==> inputs of run M <==
// emaxi
module emaxi( 
   wr_wait, rd_wait, rr_access, rr_packet, m_axi_awid, m_axi_awaddr,
   m_axi_awlen, m_axi_awsize, m_axi_awburst, m_axi_awlock,
   m_axi_awcache, m_axi_awprot, m_axi_awqos, m_axi_awvalid, m_axi_wid,
   m_axi_wdata, m_axi_wstrb, m_axi_wlast, m_axi_wvalid, m_axi_bready,
   m_axi_arid, m_axi_araddr, m_axi_arlen, m_axi_arsize, m_axi_arburst,
   m_axi_arlock, m_axi_arcache, m_axi_arprot, m_axi_arqos,
   m_axi_arvalid, m_axi_rready,
   wr_access, wr_packet, rd_access, rd_packet, rr_wait, m_axi_aclk,
   m_axi_aresetn, m_axi_awready, m_axi_wready, m_axi_bid, m_axi_bresp,
   m_axi_bvalid, m_axi_arready, m_axi_rid, m_axi_rdata, m_axi_rresp,
   m_axi_rlast, m_axi_rvalid
   );
export LEC_CHECK = 0
export ABC_AREA = 1
export CAP_MARGIN = 20
export CORE_MARGIN = 2
export CORE_UTILIZATION = 72
export CTS_CLUSTER_SIZE = 75
export HOLD_SLACK_MARGIN = 0.29
export PLACE_DENSITY_LB_ADDON = 0.2
export SETUP_SLACK_MARGIN = -0.26
export SLEW_MARGIN = 20
create_clock -name core_clock -period 4.25 [get_ports {m_axi_aclk}]
run.sh (not shown) runs the stock make flow with config.mk's settings and CLKGATE_MAP_FILE=.
==> inputs of run A, as changes to run M <==
- ABC_AREA: 1 -> default
- CORE_UTILIZATION: 72 -> 40
- CTS_CLUSTER_SIZE: 75 -> default
- HOLD_SLACK_MARGIN: 0.29 -> default
- PLACE_DENSITY_LB_ADDON: 0.2 -> default
- SETUP_SLACK_MARGIN: -0.26 -> default
==> flow/constraint.sdc (replaced) <==
create_clock -name core_clock -period 3.6 [get_ports {m_axi_aclk}]
set_input_delay 0.7200 -clock core_clock [delete_from_list [all_inputs] [get_ports {m_axi_aclk}]]
set_output_delay 0.7200 -clock core_clock [all_outputs]
set_load 0.01 [all_outputs]
==> inputs of run H, as changes to run M <==
- ABC_AREA: 1 -> default
- CTS_CLUSTER_SIZE: 75 -> default
- HOLD_SLACK_MARGIN: 0.29 -> default
- PLACE_DENSITY_LB_ADDON: 0.2 -> default
- SETUP_SLACK_MARGIN: -0.26 -> 0.62
==> flow/constraint.sdc (replaced) <==
create_clock -name core_clock -period 2.09 [get_ports {m_axi_aclk}]
set_input_delay 0.4180 -clock core_clock [delete_from_list [all_inputs] [get_ports {m_axi_aclk}]]
set_output_delay 0.4180 -clock core_clock [all_outputs]
set_load 0.01 [all_outputs]
==> inputs of run R, as changes to run M <==
- CTS_CLUSTER_SIZE: 75 -> 98
- HOLD_SLACK_MARGIN: 0.29 -> default
- PLACE_DENSITY_LB_ADDON: 0.2 -> default
- SETUP_SLACK_MARGIN: -0.26 -> 0.23
==> flow/constraint.sdc (replaced) <==
create_clock -name core_clock -period 2.09 [get_ports {m_axi_aclk}]
set_input_delay 0.4180 -clock core_clock [delete_from_list [all_inputs] [get_ports {m_axi_aclk}]]
set_output_delay 0.4180 -clock core_clock [all_outputs]
set_load 0.01 [all_outputs]
==> notes.md <==
run results: reg2reg path depth=9, status=finished clean, Synth Cell Area=approximately 70000 µm², Remaining DRCs=0, Slew headroom=18.45%, Layout area overhead=14.97%
[end of results for run M]
==> notes.md <==
run results: status=did not finish, total clock sinks=approximately 1800, Synth Cell Area=about 67000 µm², Netlist cell types=around 61, die width=310.1 µm, yosys stat cell total=approximately 4200, stopping stage=global routing (5_1_grt), cell count after synthesis=between 4000 and 5000
[end of results for run H]
==> notes.md <==
run results: status=finished clean, first-pass GRT wire length=about 260000 µm, reg2reg path depth=5, Remaining DRCs=0, Slew headroom=29.09%, Synth Cell Area=67480 µm², post-route minimum period=3.122 ns
[end of results for run A]
==> notes.md <==
run results: status=complete, but fails checks, SO Viols=negative setup slack, reg2reg path depth=10, Remaining DRCs=0, Slew headroom=44.78%, final setup fails=35, Final Worst Setup Slack=-0.1881 ns, Synth Cell Area=69820 µm²
[end of results for run R]

* * *

==> 08-05 <==
Starting RTL as in the previous note.
export LEC_CHECK = 0
export CAP_MARGIN = 0
export CELL_PAD_IN_SITES_DETAIL_PLACEMENT = 1
export CELL_PAD_IN_SITES_GLOBAL_PLACEMENT = 2
export CORE_ASPECT_RATIO = 1.74
export CORE_MARGIN = 2
export CORE_UTILIZATION = 40
export CTS_CLUSTER_SIZE = 83
export GPL_ROUTABILITY_DRIVEN = 0
export GPL_TIMING_DRIVEN = 0
export HOLD_SLACK_MARGIN = -0.08
export MAX_ROUTING_LAYER = met5
export SLEW_MARGIN = 40
export TNS_END_PERCENT = 80
create_clock -name core_clock -period 2.7 [get_ports {m_axi_aclk}]
==> 09-25 (differences from 08-05) <==
Settings changed: CAP_MARGIN 0 to 20, CELL_PAD_IN_SITES_DETAIL_PLACEMENT 1 to unset, CELL_PAD_IN_SITES_GLOBAL_PLACEMENT 2 to unset, CORE_ASPECT_RATIO 1.74 to unset, CORE_UTILIZATION 40 to 70, CTS_CLUSTER_SIZE 83 to 42, GPL_ROUTABILITY_DRIVEN 0 to unset, GPL_TIMING_DRIVEN 0 to unset, HOLD_SLACK_MARGIN -0.08 to unset, MAX_ROUTING_LAYER met5 to unset, SETUP_SLACK_MARGIN set to 0.54, SLEW_MARGIN 40 to 20, TNS_END_PERCENT 80 to unset.
==> flow/constraint.sdc (replaced) <==
create_clock -name core_clock -period 2.07 [get_ports {m_axi_aclk}]
set_input_delay 0.4140 -clock core_clock [delete_from_list [all_inputs] [get_ports {m_axi_aclk}]]
set_output_delay 0.4140 -clock core_clock [all_outputs]
set_load 0.01 [all_outputs]
==> qor summary <==
quantity                                         09-25         08-05
Result of the run                       did not finish  timing/DRC/antenna clean
Stage where the flow stopped                   5_1_grt             -
HPWL Detailed                                118000 um     161200 um
Post-cts sizing count                             1306            55
Placed Instances                                  6034          7077
Worst-case setup slack after placement       -402.5 ps     -876.9 ps
Total die size                            0.09890 mm^2   0.1721 mm^2
Standard-cell row count                            113           198
Area after detailed placement             0.07687 mm^2  0.07776 mm^2
Post-CTS Setup Repair Bufs                          50            41
Core region area                          0.09529 mm^2   0.1675 mm^2
Number of I/O port buffers                         431           458
Initial Util                                    70.81%        40.29%
Die width                                     314.5 um      315.4 um
Die Height                                    314.5 um      545.8 um
Maximum root-to-sink buffer count                    3             4
